==> trial 60 <==
## Classic_Pong_Top
module Classic_Pong_Top (
    input clk_i,
    input rst_i,
    input UART_RX_i,
    input sw1_i,
    input sw2_i,
    input sw3_i,
    input sw4_i,
    output VGA_Hsync_o,
    output VGA_Vsync_o,
    output VGA_Red_0_o,
    output VGA_Red_1_o,
    output VGA_Red_2_o,
    output VGA_Grn_0_o,
    output VGA_Grn_1_o,
    output VGA_Grn_2_o,
    output VGA_Blu_0_o,
    output VGA_Blu_1_o,
    output VGA_Blu_2_o
);
    parameter CLKS_PER_BIT = 217;
    parameter VIDEO_WIDTH = 3;  
    parameter TOTAL_COLS = 800;
    parameter TOTAL_ROWS = 525;
    parameter ACTIVE_COLS = 640;
    parameter ACTIVE_ROWS = 480;
    wire [VIDEO_WIDTH-1:0] Red_Video_Pong_w, Red_Video_Porch_w;
    wire [VIDEO_WIDTH-1:0] Grn_Video_Pong_w, Grn_Video_Porch_w;
    wire [VIDEO_WIDTH-1:0] Blu_Video_Pong_w, Blu_Video_Porch_w;
    wire rx_dv_w;
    UART_RX #(.CLKS_PER_BIT(CLKS_PER_BIT)) UART_RX_Inst
    (
        .clk_i(clk_i),
        .rst_i(rst_i),
        .rx_serial_i(UART_RX_i),
        .rx_dv_o(rx_dv_w),
        .rx_byte_o()
    );
    wire Hsync_w, Vsync_w;
    VGA_Sync_Pulse #( 
        .TOTAL_COLS(TOTAL_COLS),
        .TOTAL_ROWS(TOTAL_ROWS),
        .ACTIVE_COLS(ACTIVE_COLS),
        .ACTIVE_ROWS(ACTIVE_ROWS) 
    ) VGA_Sync_Inst (
        .clk_i(clk_i),
        .rst_i(rst_i),
        .Hsync_o(Hsync_w),
        .Vsync_o(Vsync_w),
        .col_count_o(),
        .row_count_o()
    );
    wire sw1_w, sw2_w, sw3_w, sw4_w;
    Debounced_Switch sw_1 (
        .clk_i(clk_i),
        .rst_i(rst_i),
        .sw_i(sw1_i),
        .sw_o(sw1_w)
    );
    Debounced_Switch sw_2 (
        .clk_i(clk_i),
        .rst_i(rst_i),
        .sw_i(sw2_i),
        .sw_o(sw2_w)
    );
    Debounced_Switch sw_3 (
        .clk_i(clk_i),
  ...
clock: 5.95 ns
lec_check: 0
cap_margin: 30
cell_pad_in_sites_global_placement: 0
core_margin: 6
core_utilization: 68
hold_slack_margin: 0.07
min_routing_layer: met1
place_density_lb_addon: 0.11
slew_margin: 20
tns_end_percent: 70
run.sh (not shown) runs the stock make flow with config.mk's settings and CLKGATE_MAP_FILE=.
==> inputs of build 71, as changes to trial 60 <==
==> flow/config.mk (replaced) <==
export PLATFORM = sky130hd
export DESIGN_NAME = Classic_Pong_Top
export DESIGN_NICKNAME = Classic_Pong_Top
export VERILOG_FILES = /design/flow/design.v
export SDC_FILE = /design/flow/constraint.sdc
export NUM_CORES = 4
export LEC_CHECK = 0
export CAP_MARGIN = 20
export CORE_MARGIN = 2
export CORE_UTILIZATION = 66
export SLEW_MARGIN = 20
==> flow/constraint.sdc (replaced) <==
create_clock -name core_clock -period 10.7 [get_ports {clk_i}]
set_input_delay 2.1400 -clock core_clock [delete_from_list [all_inputs] [get_ports {clk_i}]]
set_output_delay 2.1400 -clock core_clock [all_outputs]
set_load 0.01 [all_outputs]
==> results <==
                                                                             build 71                 trial 60
Relative contribution of combinational cells to total power                     0.018                    0.017
Met1 layer usage reported by global route                                       0.328                    0.303
Detail Placement HPWL                                                        21100 µm                 21900 µm
Syn-to-layout area delta                                                        9.61%                    10.9%
Non-clock buffer instance count of the final layout                                21                       26
Met1 WL                                                                      15100 µm                 14800 µm
Slew of the pin with the lowest slew margin                                  0.993 ns                 0.980 ns
NetSw                                                                        0.498 mW                 0.900 mW
Post-layout instance area                                                   17600 µm²                17800 µm²
Row count                                                                          57                       55
Total wirelength of the detailed-routed design                               30900 µm                 31500 µm
Post-detailed-route wirelength per cell                                       14.0 µm                  14.3 µm
Number of clock buffers inserted by TritonCTS                                      35                       34
Run status                                                    complete, no violations  complete, no violations
Critical path endpoint category                                        primary output                flip-flop
Vias in the first global route                                                  11.9k                    12.2k
Final cell count without fillers                                                 2208                     2199
Maximum number of pins on one net before global-route repair                       48                       33
DR vias                                                                         12.5k                    12.7k
Worst-case headroom to the max-slew limit                                       0.338                    0.344


==> inputs of 12-09 <==
Classic_Pong_Top again, from the RTL that the note above started with.
export LEC_CHECK = 0
export ABC_AREA = 1
export CAP_MARGIN = 20
export CELL_PAD_IN_SITES_GLOBAL_PLACEMENT = 2
export CORE_ASPECT_RATIO = 0.61
export CORE_MARGIN = 2
export CORE_UTILIZATION = 20
export CTS_CLUSTER_DIAMETER = 147
export CTS_CLUSTER_SIZE = 19
export GPL_ROUTABILITY_DRIVEN = 0
export MAX_ROUTING_LAYER = met4
export PLACE_DENSITY = 0.6
export SETUP_SLACK_MARGIN = 0.87
export SLEW_MARGIN = 20
create_clock -name core_clock -period 9.01 [get_ports {clk_i}]
==> 06-06 (differences from 12-09) <==
CELL_PAD_IN_SITES_GLOBAL_PLACEMENT = not set   (was 2)
CORE_ASPECT_RATIO = not set   (was 0.61)
CORE_UTILIZATION = 72   (was 20)
CTS_CLUSTER_DIAMETER = not set   (was 147)
CTS_CLUSTER_SIZE = 15   (was 19)
MAX_ROUTING_LAYER = not set   (was met4)
PLACE_DENSITY = not set   (was 0.6)
PLACE_DENSITY_LB_ADDON = 0.02   (was not set)
SETUP_SLACK_MARGIN = 1.58   (was 0.87)
==> flow/constraint.sdc (replaced) <==
create_clock -name core_clock -period 5.31 [get_ports {clk_i}]
set_input_delay 1.0620 -clock core_clock [delete_from_list [all_inputs] [get_ports {clk_i}]]
set_output_delay 1.0620 -clock core_clock [all_outputs]
set_load 0.01 [all_outputs]
==> qor summary <==
| item | 06-06 | 12-09 |
|---|---|---|
| M1 wire length | 17,600 um | 29,800 um |
| Maximum single-stage delay on the critical path | 0.57 ns | 0.59 ns |
| Most Crowded Layer GR | met2 | met1 |
| Highest ir drop seen on vdd | 0.000237 V | 0.0000856 V |
| PnR worst setup slack | 2.32 ns | 5.58 ns |
| Share of power burned in combinational logic | 1.9% | 2.5% |
| Setup WS pre-CTS | 2.28 ns | 5.15 ns |
| Pin count of the biggest net entering global routing | 57 | 40 |
| Cell row count | 57 | 85 |
| Clock latency reported for the late side of the worst-skew pair | 0.52 ns | 0.56 ns |
| Via count of the first global-routing pass | 15.8k | 15.1k |
| Run status | no timing/DRC/antenna violations | no timing/DRC/antenna violations |
| Top fanout value on the critical path | 10 | 9 |
| Number of instances in the placed design | 2,842 | 3,693 |


==> inputs of run E <==
Classic_Pong_Top again, from the RTL that the note above started with.
Settings: LEC_CHECK=0, CAP_MARGIN=20, CORE_MARGIN=2, CORE_UTILIZATION=40, PLACE_DENSITY=0.6, SLEW_MARGIN=20; clock period 9.56 ns.
==> inputs of run G, as changes to run E <==
- ABC_AREA: not set -> 1
- CORE_UTILIZATION: 40 -> 72
- CTS_CLUSTER_SIZE: not set -> 71
- PLACE_DENSITY: 0.6 -> not set
- PLACE_DENSITY_LB_ADDON: not set -> 0.01
- SETUP_SLACK_MARGIN: not set -> -0.14
==> flow/constraint.sdc (replaced) <==
create_clock -name core_clock -period 5.31 [get_ports {clk_i}]
set_input_delay 1.0620 -clock core_clock [delete_from_list [all_inputs] [get_ports {clk_i}]]
set_output_delay 1.0620 -clock core_clock [all_outputs]
set_load 0.01 [all_outputs]
==> inputs of run Y, as changes to run E <==
- ABC_AREA: not set -> 1
- CORE_UTILIZATION: 40 -> 72
- CTS_CLUSTER_SIZE: not set -> 15
- GPL_ROUTABILITY_DRIVEN: not set -> 0
- PLACE_DENSITY: 0.6 -> not set
- PLACE_DENSITY_LB_ADDON: not set -> 0.01
- SETUP_SLACK_MARGIN: not set -> -0.14
==> flow/constraint.sdc (replaced) <==
create_clock -name core_clock -period 5.31 [get_ports {clk_i}]
set_input_delay 1.0620 -clock core_clock [delete_from_list [all_inputs] [get_ports {clk_i}]]
set_output_delay 1.0620 -clock core_clock [all_outputs]
set_load 0.01 [all_outputs]
==> inputs of run Z, as changes to run E <==
- CORE_UTILIZATION: 40 -> 72
- PLACE_DENSITY: 0.6 -> 0.67
==> flow/constraint.sdc (replaced) <==
create_clock -name core_clock -period 9.35 [get_ports {clk_i}]
set_input_delay 1.8700 -clock core_clock [delete_from_list [all_inputs] [get_ports {clk_i}]]
set_output_delay 1.8700 -clock core_clock [all_outputs]
set_load 0.01 [all_outputs]
==> comparison <==
- Cell count: run Y > run G > run E > run Z.
- Synthesized area: run G is higher than run E (12%).
- Of run G and run E, run E has the higher register-to-register slack (gap 3.5 ns).
- Against run E, the combinational power of run Z is larger by about 2%.
- Global-route usage, lowest first: run E, run Z, run Y, run G.
- The lowest utilization belongs to run E, the highest to run Z.
- Total power: run E is higher than run Z (2.4%).
Power and IR drop assume default switching activity.
